## alu
module alu(
    output[16 - 1:0] data_out,
	 output 							  valid_out,
	 output 							  cmd_out,
	 input [16 - 1:0] data_in,
	 input 							  valid_in,
	 input 							  cmd_in,
	 output 									 amm_read,
	 output[8 - 1:0] amm_address,
	 input [8 - 1:0] amm_readdata,
	 input 									 amm_waitrequest,
	 input[1:0] 							 amm_response,
	 input clk,
	 input rst_n
    );
Size in the first run: roughly 2,600 cells after synthesis, about 58 I/O pins, roughly 27,000 sq um of cells after synthesis.
clock: 3.95 ns
lec_check: 0
abc_area: 1
cap_margin: 20
core_margin: 2
core_utilization: 71
place_density: 0.6
slew_margin: 20
run.sh (not shown) runs the stock make flow with config.mk's settings and CLKGATE_MAP_FILE=.
Change:
--- a/flow/config.mk
+++ b/flow/config.mk
@@ -6,8 +6,7 @@
 export NUM_CORES = 4
 export LEC_CHECK = 0
-export ABC_AREA = 1
 export CAP_MARGIN = 20
 export CORE_MARGIN = 2
-export CORE_UTILIZATION = 71
+export CORE_UTILIZATION = 40
 export PLACE_DENSITY = 0.6
 export SLEW_MARGIN = 20
==> flow/constraint.sdc (replaced) <==
create_clock -name core_clock -period 10.0 [get_ports {clk}]
set_input_delay 2.0000 -clock core_clock [delete_from_list [all_inputs] [get_ports {clk}]]
set_output_delay 2.0000 -clock core_clock [all_outputs]
set_load 0.01 [all_outputs]
Effect: The changed run ran to the end with no violations. Sequential power drops by 60%. Setup slack gains 3.1 ns. First-iteration DRC count drops by 36%. Count of clock-buffer cells in the layout climbs by 11. Global-route usage drops by 21 points. Routed wire length drops by 15%.
Change:
--- a/flow/config.mk
+++ b/flow/config.mk
@@ -8,5 +8,5 @@
 export CAP_MARGIN = 20
 export CORE_MARGIN = 2
-export CORE_UTILIZATION = 40
+export CORE_UTILIZATION = 63
 export PLACE_DENSITY = 0.6
 export SLEW_MARGIN = 20
==> flow/constraint.sdc (replaced) <==
create_clock -name core_clock -period 3.9 [get_ports {clk}]
set_input_delay 0.7800 -clock core_clock [delete_from_list [all_inputs] [get_ports {clk}]]
set_output_delay 0.7800 -clock core_clock [all_outputs]
set_load 0.01 [all_outputs]
The new run produced a layout that fails on setup timing.
Final area increases by 4.5%.
Die area is lower by 36%.
Area after synthesis does not change.
Flip-flop count stays the same.
Routed wire length goes up by 2.4%.


## red
Starting RTL as in the previous note.
make LEC_CHECK=0 CAP_MARGIN=35 CORE_MARGIN=2 CORE_UTILIZATION=72 CTS_CLUSTER_DIAMETER=100 CTS_CLUSTER_SIZE=15 PLACE_DENSITY_LB_ADDON=0.29 SLEW_MARGIN=40 finish   # period 3.91 ns
red -> stages 100% | layout checks FAIL | setup timing
The inputs of blue differ from those of red as listed below.
# red
export LEC_CHECK = 0
export CAP_MARGIN = 35
export CORE_MARGIN = 2
export CORE_UTILIZATION = 72
export CTS_CLUSTER_DIAMETER = 100
export CTS_CLUSTER_SIZE = 15
export PLACE_DENSITY_LB_ADDON = 0.29
export SLEW_MARGIN = 40
create_clock -name core_clock -period 3.91 [get_ports {clk}]
# blue
export LEC_CHECK = 0
export CAP_MARGIN = 20
export CORE_MARGIN = 2
export CORE_UTILIZATION = 22
export PLACE_DENSITY = 0.6
export SLEW_MARGIN = 20
create_clock -name core_clock -period 7.02 [get_ports {clk}]
### Flow results
blue | status: complete | timing, DRC, antenna: pass. Diff red -> blue: leakage dissipation went down about 7%, global-route track usage on met1 saw a decrease, maximum number of pins on one net before global-route repair went down, register-to-register slack shows an increase of 2.19 ns. The synthesis-to-layout area growth reported for blue is greater than that of red by 1.3 points. For the post-route cell area, blue came in 1.1% higher than red did. Compared with red, blue shows a lower half-perimeter wire length after placement.
Setup changes, blue to green
# blue
export LEC_CHECK = 0
export CAP_MARGIN = 20
export CORE_MARGIN = 2
export CORE_UTILIZATION = 22
export PLACE_DENSITY = 0.6
export SLEW_MARGIN = 20
create_clock -name core_clock -period 7.02 [get_ports {clk}]
# green
export LEC_CHECK = 0
export CAP_MARGIN = 20
export CORE_MARGIN = 2
export CORE_UTILIZATION = 72
export CTS_CLUSTER_DIAMETER = 100
export PLACE_DENSITY_LB_ADDON = 0.07
export SLEW_MARGIN = 20
create_clock -name core_clock -period 3.91 [get_ports {clk}]
Findings:
From blue to green the numbers moved as follows: power now sits higher; count of non-filler cells in the finished layout now sits lower; number of buffers other than clock buffers in the final layout now sits higher. Summary of blue and green: one run falls short of a clean finish, namely green. Ran to the end and failed final checks on setup timing: green. Count of nets after finishing for green: about 10% up relative to blue.


== build 20 ==
Starting RTL as in the previous note.
clock: 3.91 ns
lec_check: 0
cap_margin: 35
core_margin: 2
core_utilization: 72
cts_cluster_diameter: 100
cts_cluster_size: 15
place_density: 0.39
slew_margin: 40
[flow] build 20 | stages: complete | final checks: fail | reason: setup timing
> inputs changed (build 20 -> build 64)
- changing PLACE_DENSITY from 0.39 to 0.6
- removing CTS_CLUSTER_SIZE (formerly 15)
- changing SLEW_MARGIN from 40 to 20
- changing CAP_MARGIN from 35 to 20
- changing CORE_UTILIZATION from 72 to 40
- removing CTS_CLUSTER_DIAMETER (formerly 100)
- changing the clock period (ns, I/O delays scaled along) from 3.91 to 7.02
In summary, build 64 completed successfully, with a layout that passed the timing, design-rule and antenna checks. Build 64 — slack of the worst reg-to-reg path 1.96 ns higher, build 20 as reference. [compare] base=build 20 new=build 64: total count of hold-check failures in the final report saw little to no change; clock skew moved down. Horizontal die dimension in build 64 is 33% above build 20. The higher required arrival time at the worst endpoint of build 20 and build 64 is in build 64. Slowest cell on the critical path: mux4_2 -> build 20, dfxtp_4 -> build 64. Diff build 20 -> build 64: number of cells in the finished layout apart from fillers picked up an extra about 10%; combinational power moved down; placed instance count higher; via count now sits lower. Build 64: die span in y higher than build 20. Compared with build 20, build 64 shows a cell area after placement that is 570 um2 lower.
### build 64 -> build 15
- putting CORE_ASPECT_RATIO at 0.91 where nothing was set
- swapping 40 for 72 in CORE_UTILIZATION
- swapping 7.02 for 7.64 in the clock period (ns, I/O delays scaled along)
==> results <==
- Build 15 finished every step from synthesis to the final layout, and the layout passed the timing, design-rule and antenna checks.
- Compare build 15 and build 64 | number of inserted diodes higher: build 64
- Wire length delta (build 15 − build 64): unfavourable
- Post-route total power: build 15 < build 64
- Going from build 64 to build 15, period utilization lower, final cell count without fillers lower, floorplan die area lower, per-cell routed wire length higher.


The RTL this note starts from:
==> flow/design.v <==
module alu(
    output[16 - 1:0] data_out,
	 output 							  valid_out,
	 output 							  cmd_out,
	 input [16 - 1:0] data_in,
	 input 							  valid_in,
	 input 							  cmd_in,
	 output 									 amm_read,
	 output[8 - 1:0] amm_address,
	 input [8 - 1:0] amm_readdata,
	 input 									 amm_waitrequest,
	 input[1:0] 							 amm_response,
	 input clk,
	 input rst_n
    );
	reg[2:0] state;
	reg[5:0] nof_operands; 				 
	reg[3:0] opcode; 						 
	reg[7:0] operand[0:63];				 
	reg error;								 
	reg[11:0] result;						 
	reg[5:0] last_index;					 
	reg[5:0] current_index;				 
	reg[5:0] nof;							 
	reg      first_indirect;			 
	reg[7:0] shiftop1, shiftop2;
	wire[1:0] mod = data_in[9:8];		 
	wire[7:0] operand_dir = data_in[7:0];
	wire[7:0] cur_address = operand[current_index];
	wire      bad_address = (cur_address > 'h0F && cur_address < 'h30) || (cur_address > 'h7F && cur_address < 'hA0);
	wire      payload_beat = valid_in && !cmd_in;
	always @(posedge clk) begin
		if(!rst_n) begin
			state <= 3'd0;
		end
		else begin
		case(state)
			3'd0: begin
						if(cmd_in == 1 && valid_in == 1) begin
							opcode <= data_in[11:8];
							nof_operands <= data_in[5:0];
							nof <= data_in[5:0];
							last_index <= 0;
							current_index <= 0;
							first_indirect <= 0;
							shiftop1 <= 0;
							shiftop2 <= 0;
							error <= 0;
							result <= (data_in[11:8] == 1) ? 12'hFFF : 12'h000;
							state <= 3'd1;
							if(data_in[5:0] == 0) begin
								error <= 1;
								state <= 3'd2;
							end
							if(data_in[5:0] != 1 && (data_in[11:8] == 4 || data_in[11:8] == 5 || data_in[11:8] == 6 || data_in[11:8] == 7)) begin
								error <= 1;
								state <= 3'd2;
							end
							if(data_in[5:0] != 2 && (data_in[11:8] == 8 || data_in[11:8] == 9))
								error <= 1;
						end
			end
			3'd1: begin
						if(payload_beat) begin
							if(mod == 2'b00) begin
								case(opcode)
									0: result <= result + operand_dir;
									1: result <= result & operand_dir;
									2:  result <= result | operand_dir;
									3: result <= result ^ operand_dir;
									4: result <= ~{4'b0, operand_dir};
									5: result <= operand_dir + 12'd1;
									6: result <= operand_dir - 12'd1;
									7: result <= ~{4'b0, operand_dir} + 12'd1;
									8, 9: begin
										if(nof == nof_operands) shiftop1 <= operand_dir;
										else shiftop2 <= operand_dir;
									end
									default: ;
								endcase
							end
							if(mod == 2'b01) begin
								operand[last_index] <= operand_dir;
								last_index <= last_index + 1;
								if(nof == nof_operands) first_indirect <= 1;
							end
							nof <= nof - 1;
							if(nof == 1) begin
								if(error || (last_index == 0 && mod != 2'b01))
									state <= 3'd2;
								else
									state <= 3'd4;
							end
						end
			end
			3'd4: begin
				if(bad_address) begin
					error <= 1;
					state <= 3'd2;
				end
				else if(amm_waitrequest == 0) begin
					if(amm_response != 2'b00) begin
						error <= 1;
						state <= 3'd2;
					end
					else begin
						current_index <= current_index + 1;
						case(opcode)
							0: result <= result + amm_readdata;
							1: result <= result & amm_readdata;
							2:  result <= result | amm_readdata;
							3: result <= result ^ amm_readdata;
							4: result <= ~{4'b0, amm_readdata};
							5: result <= amm_readdata + 12'd1;
							6: result <= amm_readdata - 12'd1;
							7: result <= ~{4'b0, amm_readdata} + 12'd1;
							8, 9: begin
								if(first_indirect && current_index == 0) shiftop1 <= amm_readdata;
								else shiftop2 <= amm_readdata;
							end
							default: ;
						endcase
						if(current_index + 1 == last_index)
							state <= 3'd2;
					end
				end
			end
			3'd2: state <= 3'd3;
			default: state <= 3'd0;
		endcase
		end
	end
	reg[16 - 1:0]  		reg_data_out;
	reg 							  		reg_valid_out;
	reg 							  		reg_cmd_out;
	reg[11:0]                     final_result;
	always @(*) begin
		final_result = result;
		if(opcode == 4 || opcode == 7)
			final_result = {4'b0, result[7:0]};
		if(opcode == 8)
			final_result = {4'b0, shiftop1} >> shiftop2;
		if(opcode == 9)
			final_result = {4'b0, shiftop1 << shiftop2};
		if(error == 1)
			final_result = 12'hBAD;
		reg_data_out = 0;
		reg_valid_out = 0;
		reg_cmd_out = 0;
		if(state == 3'd2) begin
			reg_data_out[4] = error;
			reg_data_out[3:0] = opcode;
			reg_valid_out = 1;
			reg_cmd_out = 1;
		end
		if(state == 3'd3) begin
			reg_data_out[11:0] = final_result;
			reg_valid_out = 1;
		end
	end
	assign data_out = reg_data_out;
	assign valid_out = reg_valid_out;
	assign cmd_out = reg_cmd_out;
	assign amm_address = cur_address;
	assign amm_read = (state == 3'd4) && !bad_address;
endmodule
Settings: LEC_CHECK=0, ABC_AREA=1, CAP_MARGIN=20, CORE_ASPECT_RATIO=0.91, CORE_MARGIN=2, CORE_UTILIZATION=72, PLACE_DENSITY=0.39, SLEW_MARGIN=20; clock period 8.69 ns.
==> next run, changes <==
--- a/flow/config.mk
+++ b/flow/config.mk
@@ -10 +9,0 @@
-export CORE_ASPECT_RATIO = 0.91
@@ -13 +12,2 @@
-export PLACE_DENSITY = 0.39
+export CTS_CLUSTER_SIZE = 10
+export PLACE_DENSITY = 0.6
==> flow/constraint.sdc (replaced) <==
create_clock -name core_clock -period 3.95 [get_ports {clk}]
set_input_delay 0.7900 -clock core_clock [delete_from_list [all_inputs] [get_ports {clk}]]
set_output_delay 0.7900 -clock core_clock [all_outputs]
set_load 0.01 [all_outputs]
The new run finished but failed the layout checks on negative setup slack.
Count of clock-buffer cells in the layout came out higher by 21.
Sequential share of layout area came out lower by 3.5 points.
Synthesized cell count is unchanged.
Cell count came out higher by 5.0%.
Total power came out higher by 130%.
Clock power came out higher by 150%.
Setup slack is worse by 2.0 ns.
==> next run, changes <==
--- a/flow/config.mk
+++ b/flow/config.mk
@@ -11 +11,2 @@
-export CORE_UTILIZATION = 72
+export CORE_UTILIZATION = 71
+export CTS_CLUSTER_DIAMETER = 371
@@ -13,0 +15 @@
+export SETUP_SLACK_MARGIN = 0.72
After rerunning: The new run reached the layout checks and failed them: negative setup slack. Worst setup slack gets worse by 0.31 ns. Clock power came out higher by 7.2%. Sequential share of layout area came out lower by 3.2 points. Critical path depth came out lower by 2.
==> next run, changes <==
--- a/flow/config.mk
+++ b/flow/config.mk
@@ -8 +7,0 @@
-export ABC_AREA = 1
@@ -11,5 +10,3 @@
-export CORE_UTILIZATION = 71
-export CTS_CLUSTER_DIAMETER = 371
-export CTS_CLUSTER_SIZE = 10
-export PLACE_DENSITY = 0.6
-export SETUP_SLACK_MARGIN = 0.72
+export CORE_UTILIZATION = 68
+export CTS_CLUSTER_SIZE = 19
+export SETUP_SLACK_MARGIN = 1.01
==> flow/constraint.sdc (replaced) <==
create_clock -name core_clock -period 3.9 [get_ports {clk}]
set_input_delay 0.7800 -clock core_clock [delete_from_list [all_inputs] [get_ports {clk}]]
set_output_delay 0.7800 -clock core_clock [all_outputs]
set_load 0.01 [all_outputs]
The new run reached the layout checks and failed them: negative setup slack; cell count decreases by about a fifth; design area decreases by a few percent; sequential power increases slightly; via count decreases by about a fifth; non-clock buffer count increases by 72; clock power decreases by roughly a tenth.
Power and IR drop assume default switching activity.
